==> flow/design.v (excerpt) <==
module processor(clk,rst,ld,kernel,o_img_re,o_img_addr,i_img_data,
                 o_out_we,o_out_addr,o_out_data,o_complete);
clock: 5.96 ns
lec_check: 0
cap_margin: 5
core_margin: 2
core_utilization: 70
cts_cluster_diameter: 363
cts_cluster_size: 47
gpl_timing_driven: 1
hold_slack_margin: 0.28
max_routing_layer: met5
setup_slack_margin: 1.2
slew_margin: 20
tns_end_percent: 75
run.sh (not shown) runs the stock make flow with config.mk's settings and CLKGATE_MAP_FILE=.
The baseline never finished: it broke off in global routing (5_1_grt).
Change:
CORE_UTILIZATION = 68   (was 70)
CTS_CLUSTER_DIAMETER = 42   (was 363)
CTS_CLUSTER_SIZE = unset   (was 47)
GPL_TIMING_DRIVEN = unset   (was 1)
HOLD_SLACK_MARGIN = unset   (was 0.28)
MAX_ROUTING_LAYER = met4   (was met5)
SETUP_SLACK_MARGIN = unset   (was 1.2)
TNS_END_PERCENT = unset   (was 75)
clock period = 7.57 ns   (was 5.96 ns; I/O delays follow)
=> The changed run failed in global routing (5_1_grt). Synthesized area is unchanged. Die size is higher by about 3%. Synthesized cell count does not change.
Change:
CAP_MARGIN = 20   (was 5)
CORE_UTILIZATION = 40   (was 68)
CTS_CLUSTER_DIAMETER = unset   (was 42)
MAX_ROUTING_LAYER = unset   (was met4)
clock period = 9.18 ns   (was 7.57 ns; I/O delays follow)
=> The changed run ran to the end with no violations; synthesized cell count stays the same; synthesized area stays the same; die size is higher by 69%.

== maple ==
processor again, from the RTL that the note above started with.
Settings: LEC_CHECK=0, ABC_AREA=1, CAP_MARGIN=5, CELL_PAD_IN_SITES_DETAIL_PLACEMENT=2, CELL_PAD_IN_SITES_GLOBAL_PLACEMENT=2, CORE_ASPECT_RATIO=1.47, CORE_MARGIN=2, CORE_UTILIZATION=40, GPL_ROUTABILITY_DRIVEN=0, GPL_TIMING_DRIVEN=0, MAX_ROUTING_LAYER=met4, MIN_ROUTING_LAYER=met2, PLACE_DENSITY=0.61, SETUP_SLACK_MARGIN=1.31, SLEW_MARGIN=20, TNS_END_PERCENT=45; clock period 9.58 ns.
As the logs show, maple stopped at 5_1_grt after a tool error, so it never reached the end of the flow.
> inputs changed (maple -> garnet)
# maple
export LEC_CHECK = 0
export ABC_AREA = 1
export CAP_MARGIN = 5
export CELL_PAD_IN_SITES_DETAIL_PLACEMENT = 2
export CELL_PAD_IN_SITES_GLOBAL_PLACEMENT = 2
export CORE_ASPECT_RATIO = 1.47
export CORE_MARGIN = 2
export CORE_UTILIZATION = 40
export GPL_ROUTABILITY_DRIVEN = 0
export GPL_TIMING_DRIVEN = 0
export MAX_ROUTING_LAYER = met4
export MIN_ROUTING_LAYER = met2
export PLACE_DENSITY = 0.61
export SETUP_SLACK_MARGIN = 1.31
export SLEW_MARGIN = 20
export TNS_END_PERCENT = 45
create_clock -name core_clock -period 9.58 [get_ports {clk}]
# garnet
export LEC_CHECK = 0
export CAP_MARGIN = 20
export CORE_MARGIN = 2
export CORE_UTILIZATION = 21
export SLEW_MARGIN = 20
create_clock -name core_clock -period 17.3 [get_ports {clk}]
[summary]
Comparing maple and garnet, yosys cell count is higher on maple.
Post-synth tally of flip-flops with integrated enable of garnet falls short of that of maple by a few percent.
Summary of garnet over maple: area after synthesis went down 8000 µm², synthesized cell count has decreased, die size went up 74%.
garnet completed end to end with timing, DRC and antenna clean.
Taking maple as the reference, in garnet detailed placement HPWL lost 57%; post-placement cell count went down by 18%.
Taking maple as the reference, in garnet total core area saw an increase, total number of placement rows now larger, number of clock sinks seen by CTS fell by 1.6%.
The inputs of raven differ from those of garnet as listed below.
# garnet
export LEC_CHECK = 0
export CAP_MARGIN = 20
export CORE_MARGIN = 2
export CORE_UTILIZATION = 21
export SLEW_MARGIN = 20
create_clock -name core_clock -period 17.3 [get_ports {clk}]
# raven
export LEC_CHECK = 0
export CAP_MARGIN = 20
export CORE_MARGIN = 2
export CORE_UTILIZATION = 57
export CTS_CLUSTER_DIAMETER = 365
export CTS_CLUSTER_SIZE = 14
export SLEW_MARGIN = 20
create_clock -name core_clock -period 5.3 [get_ports {clk}]
Notes after the runs:
No crash in raven: every stage finished, but the layout fails its final checks due to setup timing.
Delta (raven minus garnet): register area saw little to no change, total detailed-routing wirelength saw an increase, met1 usage saw an increase.
garnet has a lower sum of buffers and inverters on the critical path than raven.
raven vs garnet, slowest stage cell on the critical path: sky130_fd_sc_hd__fa_1 vs sky130_fd_sc_hd__dfxtp_2
The net switching power in garnet is 0.34 times that in raven.
Clock share of power down 7.6 points in raven wrt garnet
garnet → raven: worst setup slack -10.13 ns, number of cells in the finished layout apart from fillers -22%, combinational cell fraction of total power +1.9 points.
Input changes introduced in xenon (baseline for comparison: raven):
# raven
export LEC_CHECK = 0
export CAP_MARGIN = 20
export CORE_MARGIN = 2
export CORE_UTILIZATION = 57
export CTS_CLUSTER_DIAMETER = 365
export CTS_CLUSTER_SIZE = 14
export SLEW_MARGIN = 20
create_clock -name core_clock -period 5.3 [get_ports {clk}]
# xenon
export LEC_CHECK = 0
export CAP_MARGIN = 20
export CORE_MARGIN = 2
export CORE_UTILIZATION = 25
export SLEW_MARGIN = 20
create_clock -name core_clock -period 9.18 [get_ports {clk}]
Results
- Diff raven -> xenon: worst slack after detailed placement went up 2.82 ns, die extent in x went up 200 µm, count of final setup violators went down 25.
- Across both runs, hold slack was lower for xenon than for raven.
- xenon: all stages complete, timing, DRC and antenna checks passed
- On final global-route overflow total, xenon and raven are basically level.
- Est. power | xenon vs raven | xenon lower
- In xenon, worst setup slack after layout is higher than in raven.
## Diff of input files: lagoon against xenon
# xenon
export LEC_CHECK = 0
export CAP_MARGIN = 20
export CORE_MARGIN = 2
export CORE_UTILIZATION = 25
export SLEW_MARGIN = 20
create_clock -name core_clock -period 9.18 [get_ports {clk}]
# lagoon
export LEC_CHECK = 0
export CAP_MARGIN = 20
export CORE_MARGIN = 2
export CORE_UTILIZATION = 39
export CTS_CLUSTER_SIZE = 14
export GPL_TIMING_DRIVEN = 1
export HOLD_SLACK_MARGIN = 0.28
export MAX_ROUTING_LAYER = met5
export SLEW_MARGIN = 20
export TNS_END_PERCENT = 75
create_clock -name core_clock -period 5.44 [get_ports {clk}]
### Flow results
No crash in lagoon: every stage finished, but the layout fails its final checks due to setup timing.
Between lagoon and xenon, it is lagoon whose endpoint required time on the critical path is lower, by 3.76 ns.
lagoon against xenon; count of plain and timing-repair buffers is up by more than 100%.
On clock slew at the register clock pins of the worst setup and hold paths, xenon and lagoon are neck and neck.
Antenna diode count sits lower in lagoon than in xenon.
Signed area change from the synthesized netlist to the final layout (lower): xenon
On maximum frequency, xenon loses to lagoon.
In lagoon, utilization of the core after routing is higher than in xenon.

exp/raven:
Starting RTL as in the previous note.
Settings: LEC_CHECK=0, CAP_MARGIN=5, CELL_PAD_IN_SITES_DETAIL_PLACEMENT=1, CELL_PAD_IN_SITES_GLOBAL_PLACEMENT=2, CORE_MARGIN=2, CORE_UTILIZATION=40, GPL_TIMING_DRIVEN=0, MIN_ROUTING_LAYER=met2, SLEW_MARGIN=20; clock period 5.21 ns.
Flow for exp/raven halted at global routing (5_1_grt), error code GRT-0116.
What exp/juniper does differently from exp/raven at the input level:
Settings: GPL_TIMING_DRIVEN: 0 -> unset; SETUP_SLACK_MARGIN: unset -> 0.73; CAP_MARGIN: 5 -> 20; MIN_ROUTING_LAYER: met2 -> unset; PLACE_DENSITY: unset -> 0.35; CELL_PAD_IN_SITES_GLOBAL_PLACEMENT: 2 -> unset; CORE_UTILIZATION: 40 -> 62; CELL_PAD_IN_SITES_DETAIL_PLACEMENT: 1 -> unset; the clock period (ns, I/O delays scaled along): 5.21 -> 7.75.
### Flow results
The final layout from exp/juniper, which completed every stage, passed the timing, DRC and antenna checks at the end of the flow.
Looking at number of placed cells counting well taps, exp/juniper sits about 12% below exp/raven.
On exp/juniper: initial core utilization is 22 points higher than what exp/raven gave.
Of exp/raven and exp/juniper, the run reporting the lower placer's final routability congestion estimate was exp/juniper.
Total of cells resized after clock tree synthesis (higher): exp/raven
Area inside the core boundary, exp/juniper vs exp/raven: down by more than a quarter
Re horizontal die size: exp/juniper is about 20% down on exp/raven.
#### Input delta (exp/tundra over exp/juniper)
Settings: CTS_CLUSTER_SIZE: unset -> 14; PLACE_DENSITY: 0.35 -> unset; CORE_UTILIZATION: 62 -> 57; CAP_MARGIN: 20 -> 40; SETUP_SLACK_MARGIN: 0.73 -> unset; the clock period (ns, I/O delays scaled along): 7.75 -> 5.64.
[summary]
exp/tundra ran in full, but the layout does not pass; the checks complain about setup timing.
Looking at met3 layer usage reported by global route, exp/tundra sits below exp/juniper.
execute.o_aluout[29]$_DFF_P_ as the end of the critical path was reported by exp/juniper, and execute.o_aluout[28]$_DFF_P_ by exp/tundra.
Per the comparison of exp/tundra with exp/juniper, area of the chip went up, via density per instance went down by 4.7%.
Looking at global-route wire length before repair across both flows, exp/tundra is the weaker of the two, with exp/juniper ahead.
From exp/juniper to exp/tundra, simple-gate share of the synthesized area did not move at all.
exp/tundra against exp/juniper: final clock period utilization by the worst path went up 35 points, final critical delay including setup and external delays decreased 0.059 ns, number of buffers and inverters on the critical path has remained practically unchanged, area added between synthesis and finish shows an increase of 6.5 points, via count grew by 1.8%.
Wire length on met3 shrinks by a few percent when moving from exp/juniper to exp/tundra.

== build 83 ==
Starting RTL as in the previous note.
Settings: LEC_CHECK=0, CAP_MARGIN=20, CORE_MARGIN=2, CORE_UTILIZATION=68, CTS_CLUSTER_SIZE=14, GPL_TIMING_DRIVEN=1, HOLD_SLACK_MARGIN=0.28, MAX_ROUTING_LAYER=met5, SETUP_SLACK_MARGIN=-0.31, SLEW_MARGIN=20, TNS_END_PERCENT=75; clock period 3.64 ns.
What ended build 83 was a tool error in global routing (5_1_grt); the run never finished.
Modified inputs, build 66 compared to build 83
Settings: changing CORE_UTILIZATION from 68 to 39; removing HOLD_SLACK_MARGIN (formerly 0.28); removing SETUP_SLACK_MARGIN (formerly -0.31); removing CTS_CLUSTER_SIZE (formerly 14); removing GPL_TIMING_DRIVEN (formerly 1); removing MAX_ROUTING_LAYER (formerly met5); removing TNS_END_PERCENT (formerly 75); changing the clock period (ns, I/O delays scaled along) from 3.64 to 13.3.
--- outcome ---
Of build 83 and build 66, only build 66 finishes the flow clean. Build 83: aborted in global routing (5_1_grt) (tool error). Post-placement setup slack (lower): build 83. Between build 83 and build 66, the difference in synthesized cell area is negligible. Build 83 -> build 66: die width increased by more than a quarter. Of build 66 and build 83, it is build 66 that has the lower final RePlAce weighted congestion. Higher count of cells resized by post-cts repair was reported by build 83, not build 66. On number of ports placed on the die boundary, build 83 and build 66 are basically level. [compare] base=build 83 new=build 66: number of rows created at floorplan saw an increase, chip area grew by 73%, placed instance area shows a reduction of about 10%. Between build 66 and build 83, it is build 66 whose post-CTS setup repair buffer count is lower, by 73. STATUS half-perimeter wire length of the detailed placement result: build 66 wins against build 83.
For build 60, these inputs were changed with respect to build 66:
Settings: SETUP_SLACK_MARGIN now 0.71, previously not set; CTS_CLUSTER_DIAMETER now 53, previously not set; CAP_MARGIN now 0, was 20; PLACE_DENSITY now 0.42, previously not set; CTS_CLUSTER_SIZE now 13, previously not set; CORE_UTILIZATION now 72, was 39; the clock period (ns, I/O delays scaled along) now 3.56, was 13.3.
### Flow results
Apart from build 60, each of build 66 and build 60 ends the flow with a layout that passes the timing, DRC and antenna checks.
For build 60, the flow was terminated by a tool error in global routing (5_1_grt) and produced no final design.
Build 60 improves on build 66 in placeable core area.
Detailed-placement wirelength estimate delta for build 60 relative to build 66: about 18% higher
Relative to build 66, number of gates resized after CTS has gone up in build 60.
Diff build 66..build 60 | H-tree depth | unchanged
Re post-synthesis cell area: no difference whatsoever between build 66 and build 60.
Number of enable-type register cells in the synthesized netlist came out exactly the same in build 66 and build 60.
On fraction of synthesized area in multiplexers, build 66 tracks build 60 almost exactly.
diff inputs: build 60 => build 18
Settings: removing PLACE_DENSITY (formerly 0.42); removing CTS_CLUSTER_SIZE (formerly 13); removing CTS_CLUSTER_DIAMETER (formerly 53); removing SETUP_SLACK_MARGIN (formerly 0.71); changing CORE_UTILIZATION from 72 to 40; changing CAP_MARGIN from 0 to 20; changing the clock period (ns, I/O delays scaled along) from 3.56 to 11.9.
### Flow results
Both conditions hold for build 18: the flow ran to the end and the final layout passed the timing, DRC and antenna checks.
No final results exist for build 60, since it was stopped by error GRT-0116 during global routing (5_1_grt).
Summary of the comparison: number of rows in the core area is higher in build 18, relative to build 60.
Summary of the comparison: floorplan utilization is lower in build 18, relative to build 60.
Post-synthesis cell area across build 60 and build 18: no real change.
Diff build 18..build 60 | number of cells in Yosys stat | unchanged
Sequential fraction of the synthesis area: build 18 vs build 60 identical
Comparing die size for build 60 and build 18, the bigger number came from build 18.
Inputs modified between build 18 and build 76:
Settings: PLACE_DENSITY_LB_ADDON: unset -> 0.03; CORE_UTILIZATION: 40 -> 72; CTS_CLUSTER_SIZE: unset -> 43; the clock period (ns, I/O delays scaled along): 11.9 -> 3.78.
### Flow results
Flow for build 76 halted at global routing (5_1_grt), error code GRT-0116. The higher final weighted congestion in routability-driven placement of build 18 and build 76 is in build 76. Build 76 vs build 18: number of buffers added by the clock tree synthesis step down by a little under 10%. Number of setup buffers added after CTS (build 76 over build 18): increase, 76. Between build 18 and build 76, the flow reports area of the core decreasing by more than a quarter. Area of the die (lower): build 76.
Power is estimated from default activity; no workload was simulated.
